Setup of run A:
==> flow/design.v (excerpt) <==
module lc4_core
   (input  wire        clk,
    input  wire        rst,
    output wire [15:0] o_cur_pc,
    input  wire [15:0] i_cur_insn,
    output wire [15:0] o_dmem_addr,
    input  wire [15:0] i_cur_dmem_data,
    output wire        o_dmem_we,
    output wire [15:0] o_dmem_towrite,
    output wire [1:0]  test_stall,
    output wire [15:0] test_cur_pc,
    output wire [15:0] test_cur_insn,
    output wire        test_regfile_we,
    output wire [2:0]  test_regfile_wsel,
    output wire [15:0] test_regfile_data,
    output wire        test_nzp_we,
    output wire [2:0]  test_nzp_new_bits,
    output wire        test_dmem_we,
    output wire [15:0] test_dmem_addr,
    output wire [15:0] test_dmem_data
    );
For scale: ~6400 cells after synthesis, ~520 flip-flops, about 170 I/O pins, about 43000 um^2 of cells after synthesis.
Settings: LEC_CHECK=0, ABC_AREA=1, CAP_MARGIN=20, CELL_PAD_IN_SITES_DETAIL_PLACEMENT=1, CORE_MARGIN=2, CORE_UTILIZATION=23, CTS_CLUSTER_SIZE=35, GPL_ROUTABILITY_DRIVEN=0, HOLD_SLACK_MARGIN=-0.06, SETUP_SLACK_MARGIN=-2.0, SLEW_MARGIN=15; clock period 69.8 ns.
run.sh (not shown) runs the stock make flow with config.mk's settings and CLKGATE_MAP_FILE=.
For run B, these inputs were changed with respect to run A:
- clearing ABC_AREA, which used to be 1
- clearing HOLD_SLACK_MARGIN, which used to be -0.06
- clearing GPL_ROUTABILITY_DRIVEN, which used to be 0
- clearing CTS_CLUSTER_SIZE, which used to be 35
- swapping 15 for 20 in SLEW_MARGIN
- clearing CELL_PAD_IN_SITES_DETAIL_PLACEMENT, which used to be 1
- swapping -2.0 for 4.94 in SETUP_SLACK_MARGIN
- swapping 23 for 58 in CORE_UTILIZATION
- swapping 69.8 for 31.9 in the clock period (ns, I/O delays scaled along)
[summary]
simple AND/OR/NAND/NOR gates as the dominant kind of combinational cell was reported by run A, and AND-OR/OR-AND gates by run B.
Run B: complete, dirty (negative setup slack)
From run B to run A, port buffer count did not move at all.
Compared with run A, run B shows a lower post-placement cell count.
Compared with run A, in run B number of cell instances after yosys synthesis went down; tally of filler cells in the layout down about 80%; tap cell count down 1414; headroom to the max-slew limit moved down.
The following lists how run C was set up differently from run B:
- removing SETUP_SLACK_MARGIN (formerly 4.94)
- changing the clock period (ns, I/O delays scaled along) from 31.9 to 21.7
Notes after the runs:
Run status, run C: aborted in global routing (5_1_grt), error ODB-0269. NOTE post-cts gate resize count run B->run C increased by more than a quarter. Detailed-placement wirelength estimate: run B and run C compared, higher one is run C. As far as chip footprint goes, run B and run C are indistinguishable; the numbers are identical.
### run C -> run D
- ABC_AREA now 1, previously not set
- TNS_END_PERCENT now 5, previously not set
- CTS_CLUSTER_DIAMETER now 278, previously not set
- PLACE_DENSITY now 0.42, previously not set
## What came out
Compared with run C, in run D worst setup slack after placement higher; count of mapped cells out of synthesis higher; chip area line of the yosys report lower; area of the mapped netlist lower; sequential share of the synthesized area higher. From the logs: run D reached the end of the flow and failed the layout checks with negative setup slack.
The inputs of run E differ from those of run D as listed below.
- removing CTS_CLUSTER_DIAMETER (formerly 278)
- removing PLACE_DENSITY (formerly 0.42)
- changing CORE_UTILIZATION from 58 to 65
- removing ABC_AREA (formerly 1)
- changing the clock period (ns, I/O delays scaled along) from 21.7 to 26.9
==> comparison <==
Run E terminated abnormally: global routing (5_1_grt) reported GRT-0232. Run E vs run D: mean area per synthesized cell up. Delta (run E minus run D): synthesized area grew by about 8%; area of the core lower; multiplexer fraction of the synthesized cell area shows an increase of 3.1 points.

* * *

## run 1
Starting RTL as in the previous note.
export LEC_CHECK = 0
export ABC_AREA = 1
export CAP_MARGIN = 20
export CORE_MARGIN = 2
export CORE_UTILIZATION = 72
export CTS_CLUSTER_DIAMETER = 196
export CTS_CLUSTER_SIZE = 98
export PLACE_DENSITY = 0.4
export SETUP_SLACK_MARGIN = 4.03
export SLEW_MARGIN = 20
export TNS_END_PERCENT = 10
create_clock -name core_clock -period 24.8 [get_ports {clk}]
Run 1 terminated abnormally: global routing reported GRT-0116.
What run 2 does differently from run 1 at the input level:
- CORE_UTILIZATION changed from 72 to 40
- SETUP_SLACK_MARGIN removed (was 4.03)
- CTS_CLUSTER_SIZE removed (was 98)
- CTS_CLUSTER_DIAMETER removed (was 196)
- ABC_AREA removed (was 1)
- PLACE_DENSITY removed (was 0.4)
- TNS_END_PERCENT removed (was 10)
- the clock period (ns, I/O delays scaled along) changed from 24.8 to 40.0
Notes after the runs:
- Between run 2 and run 1, the fraction of the core area occupied by cells at floorplan is higher for run 1.
- On count of standard-cell rows: between run 2 and run 1, it ends up lower for run 1.
- The chip area estimate from yosys synthesis in run 2 sits 3400 um^2 above the value recorded for run 1.
- global routing: run 1 exited with error
- Run 2 finished every stage and its layout cleared the timing, design-rule and antenna checks.
--- input diff run 2..run 3 ---
- CORE_UTILIZATION: 40 -> 15
- the clock period (ns, I/O delays scaled along): 40.0 -> 39.0
Run 2 -> run 3: count of unresolved DRC violations after routing delta 0, exact match
Note that the final area recorded for run 2 amounts to 0.934 times the value seen in run 3.
Cmp run 2 and run 3 / initial antenna violation count / lower: run 3
Compared run 3 against run 2; clock tree cell share of total cell area within noise.
Detailed-router iteration count before antenna repair: run 3 vs run 2 down 2
Max delay contributed by the slowest stage of the critical path across run 2 and run 3: run 2
Run 2 → run 3: first-pass GRT wire length rose about 3.6%, vias per cell now sits lower, routed wire length now larger.
Comparing run 2 and run 3, the lower depth of the worst register-to-register path was measured on run 2.
Changes in run 4 relative to run 3:
- SETUP_SLACK_MARGIN newly set to 4.94
- CORE_UTILIZATION changed from 15 to 68
- CTS_CLUSTER_SIZE newly set to 34
- the clock period (ns, I/O delays scaled along) changed from 39.0 to 36.5
- FAIL run 4 @ global routing: tool exited with error
- Comparing cell total after placement for run 3 and run 4, the bigger number came from run 3.
- In the reports for run 3 and run 4, the smaller total setup buffers inserted after CTS belongs to run 3.
- | HPWL after detailed placement | run 4 vs run 3 | about 15% lower |
- Number of instances resized during post-cts repair delta for run 4 relative to run 3: 428 higher
- Mean instance size in the synthesized netlist of run 4 is on par with run 3.
- As far as total cell area reported by yosys after synthesis goes, run 3 and run 4 are indistinguishable; the numbers are identical.
- [compare] base=run 3 new=run 4: initial cell density of the core now larger; worst slack after detailed placement now smaller; overall die area now smaller; horizontal die dimension now smaller; synthesized cell count comparable.
Setup changes, run 4 to run 5
- CORE_UTILIZATION: 68 -> 58
- ABC_AREA: unset -> 1
- CTS_CLUSTER_SIZE: 34 -> unset
- CTS_CLUSTER_DIAMETER: unset -> 266
- the clock period (ns, I/O delays scaled along): 36.5 -> 21.7
--- outcome ---
The flow for run 5 finished, though final verification flagged negative setup slack. Going from run 4 to run 5, cell row count up 4; starting density of the core down 10 points; yosys-reported design area after synthesis down about 7%.
[inputs] run 6 vs run 5
- swapping 266 for 262 in CTS_CLUSTER_DIAMETER
- putting TNS_END_PERCENT at 5 where nothing was set
- swapping 4.94 for 5.0 in SETUP_SLACK_MARGIN
- swapping 21.7 for 25.6 in the clock period (ns, I/O delays scaled along)
Results
[run 6] flow finished | final checks: failed | reasons: negative setup slack
Between run 5 and run 6, the difference in global-route usage is negligible.
Compared with run 5, run 6 shows count of clock-buffer cells in the layout lower by 4.5%.
Summary of run 6 over run 5: design area decreased 4.6%; highest cell delay on the worst timing path decreased 260 ps; met2 global-route usage increased 1.1 points.
Sequential standard cell area: run 6 vs run 5 — no meaningful difference
